==> job 5014: inputs <==
Design processor_main, start of the top module:
module processor_main(
		input  clk, reset_n,                       
		input  [31:0] dmem_datain, 
		input  [31:0] imem_data,                   
		output [31:0] dmem_addr, dmem_dataout, PC,
		output dmem_rw, io_rw
   );
Settings: LEC_CHECK=0, ABC_AREA=1, CAP_MARGIN=0, CELL_PAD_IN_SITES_DETAIL_PLACEMENT=2, CORE_MARGIN=9, CORE_UTILIZATION=53, GPL_ROUTABILITY_DRIVEN=1, GPL_TIMING_DRIVEN=1, HOLD_SLACK_MARGIN=0.12, PLACE_DENSITY_LB_ADDON=0.28, SLEW_MARGIN=20; clock period 10.5 ns.
run.sh (not shown) runs the stock make flow with config.mk's settings and CLKGATE_MAP_FILE=.
==> inputs of job 2793, as changes to job 5014 <==
- ABC_AREA: 1 -> not set
- CAP_MARGIN: 0 -> 20
- CELL_PAD_IN_SITES_DETAIL_PLACEMENT: 2 -> not set
- CORE_MARGIN: 9 -> 2
- CORE_UTILIZATION: 53 -> 70
- CTS_CLUSTER_DIAMETER: not set -> 202
- CTS_CLUSTER_SIZE: not set -> 36
- GPL_ROUTABILITY_DRIVEN: 1 -> not set
- GPL_TIMING_DRIVEN: 1 -> not set
- HOLD_SLACK_MARGIN: 0.12 -> not set
- PLACE_DENSITY_LB_ADDON: 0.28 -> not set
==> flow/constraint.sdc (replaced) <==
create_clock -name core_clock -period 5.67 [get_ports {clk}]
set_input_delay 1.1340 -clock core_clock [delete_from_list [all_inputs] [get_ports {clk}]]
set_output_delay 1.1340 -clock core_clock [all_outputs]
set_load 0.01 [all_outputs]
==> inputs of job 7497, as changes to job 5014 <==
- ABC_AREA: 1 -> not set
- CAP_MARGIN: 0 -> 20
- CELL_PAD_IN_SITES_DETAIL_PLACEMENT: 2 -> not set
- CORE_MARGIN: 9 -> 2
- CORE_UTILIZATION: 53 -> 66
- CTS_CLUSTER_DIAMETER: not set -> 227
- CTS_CLUSTER_SIZE: not set -> 42
- GPL_ROUTABILITY_DRIVEN: 1 -> not set
- GPL_TIMING_DRIVEN: 1 -> not set
- HOLD_SLACK_MARGIN: 0.12 -> not set
- PLACE_DENSITY_LB_ADDON: 0.28 -> not set
==> flow/constraint.sdc (replaced) <==
create_clock -name core_clock -period 5.67 [get_ports {clk}]
set_input_delay 1.1340 -clock core_clock [delete_from_list [all_inputs] [get_ports {clk}]]
set_output_delay 1.1340 -clock core_clock [all_outputs]
set_load 0.01 [all_outputs]
==> results <==
metric                                                                                  job 7497                   job 2793                           job 5014
Result of the run                                                      aborted with a tool error  aborted with a tool error          aborted with a tool error
Stage where the flow stopped                                            global routing (5_1_grt)   global routing (5_1_grt)  detailed placement (3_5_place_dp)
Clock net sink count                                                                        1545                       1545                                  -
Compound-gate portion of the synthesized area                                             0.0761                     0.0761                              0.203
Weighted congestion at the end of routability-driven global placement                       1.12                       1.14                               1.05
Portion of the post-synthesis area used by sequential elements                             0.558                      0.558                              0.546
Vertical die dimension                                                                    348 µm                     338 µm                             406 µm
Cts bufs inserted                                                                             42                         48                                  -
Yosys Chip Area                                                                        77900 µm²                  77900 µm²                          79600 µm²
Fraction of the mapped netlist area in adder cells                                        0.0268                     0.0268                             0.0263
Syn avg cell area                                                                       15.2 µm²                   15.2 µm²                           9.08 µm²
Placed Area                                                                            87400 µm²                  87000 µm²                                  -
Number of hold buffers added after cts                                                         0                          0                                  -
Longest Clk Path Bufs                                                                          3                          3                                  -
Area fraction in mux cells                                                                 0.238                      0.238                                  0
Placed Cells                                                                                7297                       7190                                  -
Hpwl dp                                                                                234000 µm                  238000 µm                                  -
Clk Tree Root Cell                                                                     clkbuf_16                  clkbuf_16                                  -
Distinct cell type count of the synthesized netlist                                          103                        103                                 67
Placeable core region                                                                 118000 µm²                 111000 µm²                         149000 µm²
Number of placement rows                                                                     126                        122                                141
Post-synthesis instance total                                                               5120                       5120                               8765
Fraction of synthesized cell area taken by the top area cell type                          0.382                      0.382                              0.374
Resized Gates After CTS                                                                      122                        155                                  -
Post-synthesis cell count from yosys                                                        5120                       5120                               8765
Number of levels the H-tree was split into                                                     2                          2                                  -
Most common cell in the netlist                                                         edfxtp_1                   edfxtp_1                            nand2_1

---

==> exp/sierra: inputs <==
processor_main again, from the RTL that the note above started with.
Settings: LEC_CHECK=0, CAP_MARGIN=35, CORE_MARGIN=2, CORE_UTILIZATION=32, CTS_CLUSTER_SIZE=85, GPL_ROUTABILITY_DRIVEN=1, GPL_TIMING_DRIVEN=1, MAX_ROUTING_LAYER=met5, PLACE_DENSITY_LB_ADDON=0.03, SLEW_MARGIN=40; clock period 12.3 ns.
==> exp/willow (differences from exp/sierra) <==
==> flow/config.mk (replaced) <==
export PLATFORM = sky130hd
export DESIGN_NAME = processor_main
export DESIGN_NICKNAME = processor_main
export VERILOG_FILES = /design/flow/design.v
export SDC_FILE = /design/flow/constraint.sdc
export NUM_CORES = 4
export LEC_CHECK = 0
export CAP_MARGIN = 20
export CORE_MARGIN = 2
export CORE_UTILIZATION = 70
export CTS_CLUSTER_DIAMETER = 34
export CTS_CLUSTER_SIZE = 21
export SETUP_SLACK_MARGIN = 0.99
export SLEW_MARGIN = 20
==> flow/constraint.sdc (replaced) <==
create_clock -name core_clock -period 7.11 [get_ports {clk}]
set_input_delay 1.4220 -clock core_clock [delete_from_list [all_inputs] [get_ports {clk}]]
set_output_delay 1.4220 -clock core_clock [all_outputs]
set_load 0.01 [all_outputs]
==> exp/garnet (differences from exp/sierra) <==
==> flow/config.mk (replaced) <==
export PLATFORM = sky130hd
export DESIGN_NAME = processor_main
export DESIGN_NICKNAME = processor_main
export VERILOG_FILES = /design/flow/design.v
export SDC_FILE = /design/flow/constraint.sdc
export NUM_CORES = 4
export LEC_CHECK = 0
export CAP_MARGIN = 20
export CELL_PAD_IN_SITES_DETAIL_PLACEMENT = 2
export CORE_MARGIN = 2
export CORE_UTILIZATION = 40
export GPL_ROUTABILITY_DRIVEN = 0
export SETUP_SLACK_MARGIN = 1.91
export SLEW_MARGIN = 20
==> flow/constraint.sdc (replaced) <==
create_clock -name core_clock -period 10.5 [get_ports {clk}]
set_input_delay 2.1000 -clock core_clock [delete_from_list [all_inputs] [get_ports {clk}]]
set_output_delay 2.1000 -clock core_clock [all_outputs]
set_load 0.01 [all_outputs]
==> summary of the runs <==
In synthesized area, exp/willow and exp/garnet do not differ. exp/garnet died in 5_1_grt. exp/sierra finished clean. exp/willow stopped in 5_1_grt (GRT-0116). Synthesized cell count is the same in exp/willow and exp/garnet. In exp/willow the die area is lower than in exp/sierra, by 54%.
